==> job 7671 <==
// top_module
module top_module (
    clk,
    rst,
    X,
    n,
    start,
    Y,
    valid,
    ready,
    overflow,
    error
);
input clk, rst, start;
input [7:0] X;
input [2:0] n;
output valid, ready, overflow, error;
output [31:0] Y;
wire flush,load,controller_inuse;
assign error = 1'b0;
datapath dp( .clk(clk),
             .rst(rst),
             .flush(flush),
             .load(load),
             .x(X),
             .n(n), 
             .controller_inuse(controller_inuse), 
             .result(Y), 
             .valid(valid), 
             .ready(ready), 
             .ov_flag(overflow)
            );
controller ctrl( .clk(clk), 
                 .rst(rst), 
                 .start(start), 
                 .ready(ready), 
                 .error(error), 
                 .ov_flag(overflow), 
                 .flush(flush), 
                 .load(load), 
                 .controller_inuse(controller_inuse)
                );
endmodule
clock: 10.0 ns
lec_check: 0
cap_margin: 20
core_aspect_ratio: 0.52
core_margin: 2
core_utilization: 56
cts_cluster_diameter: 276
min_routing_layer: met1
place_density_lb_addon: 0.05
setup_slack_margin: 0.02
slew_margin: 25
tns_end_percent: 80
run.sh (not shown) runs the stock make flow with config.mk's settings and CLKGATE_MAP_FILE=.
==> job 8875: changes against job 7671 <==
CORE_ASPECT_RATIO = unset   (was 0.52)
CORE_UTILIZATION = 40   (was 56)
CTS_CLUSTER_DIAMETER = unset   (was 276)
MIN_ROUTING_LAYER = unset   (was met1)
PLACE_DENSITY_LB_ADDON = unset   (was 0.05)
SETUP_SLACK_MARGIN = unset   (was 0.02)
SLEW_MARGIN = 20   (was 25)
TNS_END_PERCENT = unset   (was 80)
==> flow/constraint.sdc (replaced) <==
create_clock -name core_clock -period 15.0 [get_ports {clk}]
set_input_delay 3.0000 -clock core_clock [delete_from_list [all_inputs] [get_ports {clk}]]
set_output_delay 3.0000 -clock core_clock [all_outputs]
set_load 0.01 [all_outputs]
==> job 1930: changes against job 7671 <==
CELL_PAD_IN_SITES_DETAIL_PLACEMENT = 0   (was unset)
CORE_ASPECT_RATIO = 0.84   (was 0.52)
CORE_MARGIN = 4   (was 2)
CORE_UTILIZATION = 40   (was 56)
CTS_CLUSTER_DIAMETER = unset   (was 276)
MAX_ROUTING_LAYER = met4   (was unset)
MIN_ROUTING_LAYER = unset   (was met1)
PLACE_DENSITY_LB_ADDON = unset   (was 0.05)
SETUP_SLACK_MARGIN = unset   (was 0.02)
SLEW_MARGIN = 20   (was 25)
TNS_END_PERCENT = 20   (was 80)
==> flow/constraint.sdc (replaced) <==
create_clock -name core_clock -period 12.7 [get_ports {clk}]
set_input_delay 2.5400 -clock core_clock [delete_from_list [all_inputs] [get_ports {clk}]]
set_output_delay 2.5400 -clock core_clock [all_outputs]
set_load 0.01 [all_outputs]
==> GITHUB_STEP_SUMMARY <==
## PnR job results

| Metric | Value |
|---|---|
| Status | `failed layout checks` |
| Cts repair resizes | `82` |
| WP depth | `40` |
| Clock insertion delay at the later pin of the skew report | `just over 0.6 ns` |
| Fail Reasons | `negative setup slack` |
| Worst setup margin | `-0.211 ns` |
| Final setup viols | `1` |
| Dpl ws | `-0.309 ns` |
[end of results for job 1930]
==> GITHUB_STEP_SUMMARY <==
## PnR job results

| Metric | Value |
|---|---|
| Status | `failed layout checks` |
| Fail Reasons | `negative setup slack` |
| Hold EP | `dp.reg2.data_out[65]` |
| Cts repair resizes | `69` |
| Crit path DAT | `10.27 ns` |
| Clock insertion delay at the later pin of the skew report | `0.65 ns` |
| WP depth | `41` |
| Final setup viols | `3` |
| Worst setup margin | `-2.27 ns` |
| Dpl ws | `-2.19 ns` |
| Met3 wire length | `14.4 mm` |
[end of results for job 7671]
==> GITHUB_STEP_SUMMARY <==
## PnR job results

| Metric | Value |
|---|---|
| Status | `timing/DRC/antenna clean` |
| Dpl ws | `0.536 ns` |
| Worst setup margin | `between 0.5 and 0.6 ns` |
| Final setup viols | `0` |
| Placed Area | `around 45000 um^2` |
| GRT Util Overall | `19.8%` |
| Clock insertion delay at the later pin of the skew report | `roughly 0.59 ns` |
| Port Buffers | `48` |
| Cts repair resizes | `1` |
| Worst setup startpoint | `dp.reg2.data_out[55]` |
[end of results for job 8875]

* * *

==> build 33: inputs <==
==> flow/design.v <==
module fixed_point_adder_signed (
    input  signed [31:0] a,  
    input  signed [31:0] b,  
    output signed [31:0] result,  
    output overflow  
);
    wire signed [32:0] sum;  
    assign sum = a + b;
    assign result = sum[31:0];
    assign overflow = (sum[32] != sum[31]);
endmodule
module one_adder(a,result);
    input [2:0] a;
    output [2:0] result;
    wire    [3:0] sum;
    assign sum = a + 1;
    assign result = sum[2:0];
endmodule
module comparator(a,b,result);
input[2:0] a,b;
output result;
assign result = (a==b)?1'b1:1'b0;
endmodule
module controller(clk, rst, start, ready, error, ov_flag, flush, load, controller_inuse);
    input   clk, rst, start, ready, error, ov_flag;
    output reg  flush, load, controller_inuse;
    reg[1:0] ns, ps;
always @(posedge clk, negedge rst) begin
    if (~rst) begin
        ps <= 2'b00;
    end
    else
        ps<= ns;
end
always @(*) begin
    if ((ps == 2'b01) && (error)) begin
        ns = 2'b00;
    end
    else begin
    case(ps)
        2'b00: ns = start ? 2'b01 : 2'b00;
        2'b01: ns = ready ? 2'b01 : 2'b01;
        2'b10: ns = 2'b01;
        default : ns = 2'b00;
    endcase
    end
end
always @(*) begin
    {flush, load, controller_inuse} = 0;
    case(ps)
        2'b00: ;
        2'b01: begin controller_inuse = 1; load= (ready) ? 1'b1: 1'b0; end
        2'b10: begin controller_inuse = 1; load=1; end
        default: ;
    endcase
end
endmodule
module input_reg #(parameter size = 32)(clk,rst,load,data_in,data_out);
input clk,rst,load;
input [size-1:0]data_in;
output reg [size-1:0]data_out;
always @(posedge clk, negedge rst) begin
    if(~rst)
        data_out<=0;
    else begin
        if (load) begin
            data_out<=data_in;
        end
        else begin
            data_out<=0;
        end
    end
end
endmodule
module fixed_point_multiplier_signed (
    input  signed [7:0] a, 
    input  signed [15:0] b, 
    output signed [23:0] result, 
    output reg ov
);
    wire signed [23:0] full_product;
    assign full_product = a * b;
    assign result = full_product;
    always @(*) begin
        if((full_product>1)||(full_product<(-1)))
            ov=1;
        else
            ov=0;
    end
endmodule
module fixed_point_multiplier_signed_coef (
    input  signed [23:0] a, 
    input  signed [7:0] b, 
    output signed [31:0] result, 
    output reg ov
);
    wire signed [31:0] full_product;
    assign full_product = a * b;
    assign result = full_product;
    always @(*) begin
        if((full_product>1)||(full_product<(-1)))
            ov=1;
        else
            ov=0;
    end
endmodule
module mux_2to1 #(parameter size = 32 ) (
    input  [size-1:0] in0, 
    input  [size-1:0] in1, 
    input        sel, 
    output [size-1:0] out  
);
    assign out = (sel) ? in1 : in0;
endmodule
module register #(parameter size = 32)(clk,rst,flush,data_in,data_out);
input clk,rst,flush;
input [size-1:0]data_in;
output reg [size-1:0]data_out;
always @(posedge clk, negedge rst) begin
    if(~rst)
        data_out<=0;
    else begin
        if (flush) begin
            data_out<=0;
        end
        else begin
            data_out<=data_in;
        end
    end
end
endmodule
module datapath ( clk, rst, flush, load, x, n, controller_inuse, result, valid, ready, ov_flag);
input       clk,rst,flush,load;
input   [7:0]x;
input   [2:0]n;
input        controller_inuse;
output  [31:0]result;
output       valid;
output       ready;
output       ov_flag;
wire loop_stage1, inuse_stage1, loop_back_stage1;
wire [2:0] level_stage1, per_stage1;
wire [7:0] x_stage1;
wire [15:0] x_power_stage1;
wire [31:0] sum_stage1;
wire loop_stage2, inuse_stage2, loop_back_stage2;
wire [2:0] level_stage2, per_stage2;
wire [7:0] x_stage2;
wire [15:0] x_power_stage2;
wire [31:0] sum_stage2;
wire loop_stage3, inuse_stage3, loop_back_stage3;
wire [2:0] level_stage3, per_stage3;
wire [7:0] x_stage3;
wire [15:0] x_power_stage3;
wire [31:0] sum_stage3;
wire loop_stage4, inuse_stage4, loop_back_stage4;
wire [2:0] level_stage4, per_stage4;
wire [7:0] x_stage4;
wire [15:0] x_power_stage4;
wire [31:0] sum_stage4;
wire loop_stage4_out, inuse_stage4_out, loop_back_stage4_out;
wire [2:0] level_stage4_out, per_stage4_out;
wire [7:0] x_stage4_out;
wire [15:0] x_power_stage4_out;
wire [31:0] sum_stage4_out;
wire [7:0] x_input;
wire [2:0] n_input;
wire [11:0] overflow;
wire flush;
wire controller_inuse_input;
input_reg #(12)ir (
      .clk(clk),
      .rst(rst),
      .load(load),
      .data_in({x,n,controller_inuse}),
      .data_out({x_input,n_input,controller_inuse_input})     
);
mux_2to1 #(32) mux_sum_in(
     .in0(32'b0), 
     .in1(sum_stage4_out), 
     .sel(loop_stage4_out), 
     .out(sum_stage1)
);
mux_2to1 #(8) mux_x_in(
     .in0(x_input), 
     .in1(x_stage4_out), 
     .sel(loop_stage4_out), 
     .out(x_stage1)
);
mux_2to1 #(16) mux_xpower_in(
     .in0(16'b1000_0000_0000_0000), 
     .in1(x_power_stage4_out), 
     .sel(loop_stage4_out), 
     .out(x_power_stage1)
);
assign loop_back_stage1 = (loop_stage4_out) ? loop_stage4_out :1'b0;
assign loop_stage1 = (loop_stage4_out) ? 1'b0 :
                     (n_input>3)?1'b1:1'b0;
assign level_stage1 = (loop_stage4_out) ? level_stage4_out : 3'b0;
assign per_stage1 = (loop_stage4_out) ? per_stage4_out : n_input;
assign inuse_stage1 = (loop_stage4_out) ? inuse_stage4_out : controller_inuse_input;
wire [23:0] mul1_out;
wire [31:0] mul2_out;
wire [7:0] mux1_out;
wire [31:0] adder1_out;
wire [2:0] level_stage1_plus;
wire cmp_stage1,cmp_stage1_out ,valid_stage1;
fixed_point_adder_signed adder1 (
      .a(sum_stage1), 
      .b(mul2_out),
      .result(adder1_out), 
      .overflow(overflow[0]) 
);
fixed_point_multiplier_signed mul1 (
      .a(x_stage1), 
      .b(x_power_stage1), 
      .result(mul1_out), 
      .ov(overflow[1])
);
fixed_point_multiplier_signed_coef mul2 (
      .a(mul1_out), 
      .b(mux1_out), 
      .result(mul2_out), 
      .ov(overflow[2])
);
mux_2to1 #(8) mux1(
     .in0(8'b01000000), 
     .in1(8'b00001101), 
     .sel(loop_back_stage1), 
     .out(mux1_out)
);
register #(66) reg1(
    .clk(clk),
    .rst(rst),
    .flush(flush),
    .data_in({loop_stage1, inuse_stage1, loop_back_stage1,level_stage1_plus, per_stage1,cmp_stage1,
                x_stage1, mul1_out[23:8], adder1_out}),
    .data_out({loop_stage2, inuse_stage2, loop_back_stage2,level_stage2, per_stage2,cmp_stage1_out,
                 x_stage2, x_power_stage2, sum_stage2})
);
one_adder o1(
    .a(level_stage1),
    .result(level_stage1_plus)
);
comparator comp1(
    .a(level_stage1),
    .b(per_stage1),
    .result(cmp_stage1)
);
assign valid_stage1 = cmp_stage1_out & inuse_stage2;
wire [23:0] mul3_out;
wire [31:0] mul4_out;
wire [7:0] mux2_out;
wire [31:0] adder2_out;
wire [2:0] level_stage2_plus;
wire cmp_stage2, cmp_stage2_out, valid_stage2;
fixed_point_adder_signed adder2 (
      .a(sum_stage2), 
      .b(mul4_out),
      .result(adder2_out), 
      .overflow(overflow[3]) 
);
fixed_point_multiplier_signed mul3 (
      .a(x_stage2), 
      .b(x_power_stage2), 
      .result(mul3_out), 
      .ov(overflow[4])
);
fixed_point_multiplier_signed_coef mul4 (
      .a(mul3_out), 
      .b(mux2_out), 
      .result(mul4_out), 
      .ov(overflow[5])
);
mux_2to1 #(8) mux2(
     .in0(8'b11100000), 
     .in1(8'b11110101), 
     .sel(loop_back_stage2), 
     .out(mux2_out)
);
register #(66) reg2(
    .clk(clk),
    .rst(rst),
    .flush(flush),
    .data_in({loop_stage2, inuse_stage2, loop_back_stage2,level_stage2_plus, per_stage2,cmp_stage2,
                x_stage2, mul3_out[23:8], adder2_out}),
    .data_out({loop_stage3, inuse_stage3, loop_back_stage3,level_stage3, per_stage3,cmp_stage2_out,
                 x_stage3, x_power_stage3, sum_stage3})
);
one_adder o2(
    .a(level_stage2),
    .result(level_stage2_plus)
);
comparator comp2(
    .a(level_stage2),
    .b(per_stage2),
    .result(cmp_stage2)
);
assign valid_stage2 = cmp_stage2_out & inuse_stage3;
wire [23:0] mul5_out;
wire [31:0] mul6_out;
wire [7:0] mux3_out;
wire [31:0] adder3_out;
wire [2:0] level_stage3_plus;
wire cmp_stage3, cmp_stage3_out, valid_stage3;
fixed_point_adder_signed adder3 (
      .a(sum_stage3), 
      .b(mul6_out),
      .result(adder3_out), 
      .overflow(overflow[6]) 
);
fixed_point_multiplier_signed mul5 (
      .a(x_stage3), 
      .b(x_power_stage3), 
      .result(mul5_out), 
      .ov(overflow[7])
);
fixed_point_multiplier_signed_coef mul6 (
      .a(mul5_out), 
      .b(mux3_out), 
      .result(mul6_out), 
      .ov(overflow[8])
);
mux_2to1  #(8)mux3(
     .in0(8'b00010101), 
     .in1(8'b00001001), 
     .sel(loop_back_stage3), 
     .out(mux3_out)
);
register #(66) reg3(
    .clk(clk),
    .rst(rst),
    .flush(flush),
    .data_in({loop_stage3, inuse_stage3, loop_back_stage3,level_stage3_plus, per_stage3, cmp_stage3,
                x_stage3, mul5_out[23:8], adder3_out}),
    .data_out({loop_stage4, inuse_stage4, loop_back_stage4,level_stage4, per_stage4,cmp_stage3_out,
                 x_stage4, x_power_stage4, sum_stage4})
);
one_adder o3(
    .a(level_stage3),
    .result(level_stage3_plus)
);
comparator comp3(
    .a(level_stage3),
    .b(per_stage3),
    .result(cmp_stage3)
);
assign valid_stage3 = cmp_stage3_out & inuse_stage4;
wire [23:0] mul7_out;
wire [31:0] mul8_out;
wire [7:0] mux4_out;
wire [31:0] adder4_out;
wire [2:0] level_stage4_plus;
wire cmp_stage4,cmp_stage4_out, valid_stage4;
fixed_point_adder_signed adder4 (
      .a(sum_stage4), 
      .b(mul8_out),
      .result(adder4_out), 
      .overflow(overflow[9]) 
);
fixed_point_multiplier_signed mul7 (
      .a(x_stage4), 
      .b(x_power_stage4), 
      .result(mul7_out), 
      .ov(overflow[10])
);
fixed_point_multiplier_signed_coef mul8 (
      .a(mul7_out), 
      .b(mux4_out), 
      .result(mul8_out), 
      .ov(overflow[11])
);
mux_2to1  #(8) mux4(
     .in0(8'b11110000), 
     .in1(8'b11111000), 
     .sel(loop_back_stage4), 
     .out(mux4_out)
);
register #(66) reg4(
    .clk(clk),
    .rst(rst),
    .flush(flush),
    .data_in({loop_stage4, inuse_stage4, loop_back_stage4,level_stage4_plus, per_stage4,cmp_stage4,
                x_stage4, mul7_out[23:8], adder4_out}),
    .data_out({loop_stage4_out, inuse_stage4_out, loop_back_stage4_out,level_stage4_out, per_stage4_out,cmp_stage4_out,
                 x_stage4_out, x_power_stage4_out, sum_stage4_out})
);
one_adder o4(
    .a(level_stage4),
    .result(level_stage4_plus)
);
comparator comp4(
    .a(level_stage4),
    .b(per_stage4),
    .result(cmp_stage4)
);
assign valid_stage4 = cmp_stage4_out & inuse_stage4_out;
assign ov_flag = (valid_stage1)? overflow[0] :
                 (valid_stage2)? overflow[3] :
                 (valid_stage3)? overflow[6] :
                 (valid_stage4)? overflow[9] : 0;
assign ready = ~loop_stage4;
assign valid = (valid_stage1)||(valid_stage2)||(valid_stage3)||(valid_stage4);
assign result = (valid_stage1)? sum_stage2 :
                (valid_stage2)? sum_stage3 :
                (valid_stage3)? sum_stage4 :
                (valid_stage4)? sum_stage4_out : 0;
endmodule
module top_module (
    clk,
    rst,
    X,
    n,
    start,
    Y,
    valid,
    ready,
    overflow,
    error
);
input clk, rst, start;
input [7:0] X;
input [2:0] n;
output valid, ready, overflow, error;
output [31:0] Y;
wire flush,load,controller_inuse;
assign error = 1'b0;
datapath dp( .clk(clk),
             .rst(rst),
             .flush(flush),
             .load(load),
             .x(X),
             .n(n), 
             .controller_inuse(controller_inuse), 
             .result(Y), 
             .valid(valid), 
             .ready(ready), 
             .ov_flag(overflow)
            );
controller ctrl( .clk(clk), 
                 .rst(rst), 
                 .start(start), 
                 .ready(ready), 
                 .error(error), 
                 .ov_flag(overflow), 
                 .flush(flush), 
                 .load(load), 
                 .controller_inuse(controller_inuse)
                );
endmodule
==> flow/run.sh <==
#!/bin/bash
# the make line also repeats each setting of config.mk as NAME=value (left out here)
make -C /OpenROAD-flow-scripts/flow DESIGN_CONFIG=/design/flow/config.mk WORK_HOME=/design/flow/orfs CLKGATE_MAP_FILE= finish
==> flow/config.mk <==
export PLATFORM = sky130hd
export DESIGN_NAME = top_module
export DESIGN_NICKNAME = top_module
export VERILOG_FILES = /design/flow/design.v
export SDC_FILE = /design/flow/constraint.sdc
export NUM_CORES = 4
export LEC_CHECK = 0
export ABC_AREA = 1
export CAP_MARGIN = 0
export CELL_PAD_IN_SITES_DETAIL_PLACEMENT = 2
export CELL_PAD_IN_SITES_GLOBAL_PLACEMENT = 3
export CORE_MARGIN = 5
export CORE_UTILIZATION = 59
export CTS_CLUSTER_DIAMETER = 303
export CTS_CLUSTER_SIZE = 83
export GPL_ROUTABILITY_DRIVEN = 0
export MAX_ROUTING_LAYER = met5
export MIN_ROUTING_LAYER = met2
export SLEW_MARGIN = 40
export TNS_END_PERCENT = 30
==> flow/constraint.sdc <==
create_clock -name core_clock -period 8.0 [get_ports {clk}]
set_input_delay 1.6000 -clock core_clock [delete_from_list [all_inputs] [get_ports {clk}]]
set_output_delay 1.6000 -clock core_clock [all_outputs]
set_load 0.01 [all_outputs]
==> build 26 (differences from build 33) <==
==> flow/config.mk (replaced) <==
export PLATFORM = sky130hd
export DESIGN_NAME = top_module
export DESIGN_NICKNAME = top_module
export VERILOG_FILES = /design/flow/design.v
export SDC_FILE = /design/flow/constraint.sdc
export NUM_CORES = 4
export LEC_CHECK = 0
export ABC_AREA = 1
export CAP_MARGIN = 25
export CELL_PAD_IN_SITES_DETAIL_PLACEMENT = 0
export CORE_ASPECT_RATIO = 0.85
export CORE_MARGIN = 4
export CORE_UTILIZATION = 40
export HOLD_SLACK_MARGIN = 0.28
export MAX_ROUTING_LAYER = met5
export SETUP_SLACK_MARGIN = 3.6
export SLEW_MARGIN = 35
export TNS_END_PERCENT = 20
==> flow/constraint.sdc (replaced) <==
create_clock -name core_clock -period 12.7 [get_ports {clk}]
set_input_delay 2.5400 -clock core_clock [delete_from_list [all_inputs] [get_ports {clk}]]
set_output_delay 2.5400 -clock core_clock [all_outputs]
set_load 0.01 [all_outputs]
==> build 97 (differences from build 33) <==
==> flow/config.mk (replaced) <==
export PLATFORM = sky130hd
export DESIGN_NAME = top_module
export DESIGN_NICKNAME = top_module
export VERILOG_FILES = /design/flow/design.v
export SDC_FILE = /design/flow/constraint.sdc
export NUM_CORES = 4
export LEC_CHECK = 0
export ABC_AREA = 1
export CAP_MARGIN = 20
export CORE_MARGIN = 2
export CORE_UTILIZATION = 71
export CTS_CLUSTER_SIZE = 40
export PLACE_DENSITY_LB_ADDON = 0.06
export SLEW_MARGIN = 20
==> flow/constraint.sdc (replaced) <==
create_clock -name core_clock -period 10.6 [get_ports {clk}]
set_input_delay 2.1200 -clock core_clock [delete_from_list [all_inputs] [get_ports {clk}]]
set_output_delay 2.1200 -clock core_clock [all_outputs]
set_load 0.01 [all_outputs]
==> comparison <==
Build 33 did not get past global placement without I/O (3_1_place_gp_skip_io). Build 97 finished but fails on negative setup slack. Build 26 passed the timing, design-rule and antenna checks.
Against build 97, the hold slack of build 26 is lower by 17 ps.
In synthesized area, build 97 and build 26 do not differ.
In build 26 the wire length is smaller than in build 97, by about 5.6%.
In synthesized cell count, build 33 and build 26 do not differ.
In build 97 the via count is larger than in build 26, by about 13%.
==> figures <==
| quantity | build 97 | build 26 | build 33 |
|---|---|---|---|
| Core Util at FP | 0.716 | 0.403 | 0.595 |
| Boundary Pins | 50 | 50 | - |
| Pre-CTS setup slack | -512 ps | 347 ps | - |
| Setup Viol. Count Final | 2 | 0 | - |
| Drt first-iter violations | 3533 | 2653 | - |
| Clock buffer cells | 41 | 44 | - |
| GR Util All Layers | 0.420 | 0.227 | - |
| Worst setup EP type | output port | output port | - |
| Crit share post-route | 1.12 | 0.905 | - |
| Clock buffer depth | 3 | 3 | - |
| Sequential cell area | 0.00692 mm2 | 0.00695 mm2 | - |
| Setup repair after global routing missed its margin | yes | yes | - |
| Root Buffer | sky130_fd_sc_hd__clkbuf_16 | sky130_fd_sc_hd__clkbuf_16 | - |
| Grt met2 use | 0.687 | 0.335 | - |
| Outcome | failed layout checks | complete, no violations | stopped before the end |
| Last stage reached | - | - | global placement without I/O (3_1_place_gp_skip_io) |
| Layout check failures | negative setup slack | - | - |
| Reg2Reg Capture Point | dp.reg1.data_out[31] | dp.reg1.data_out[29] | - |
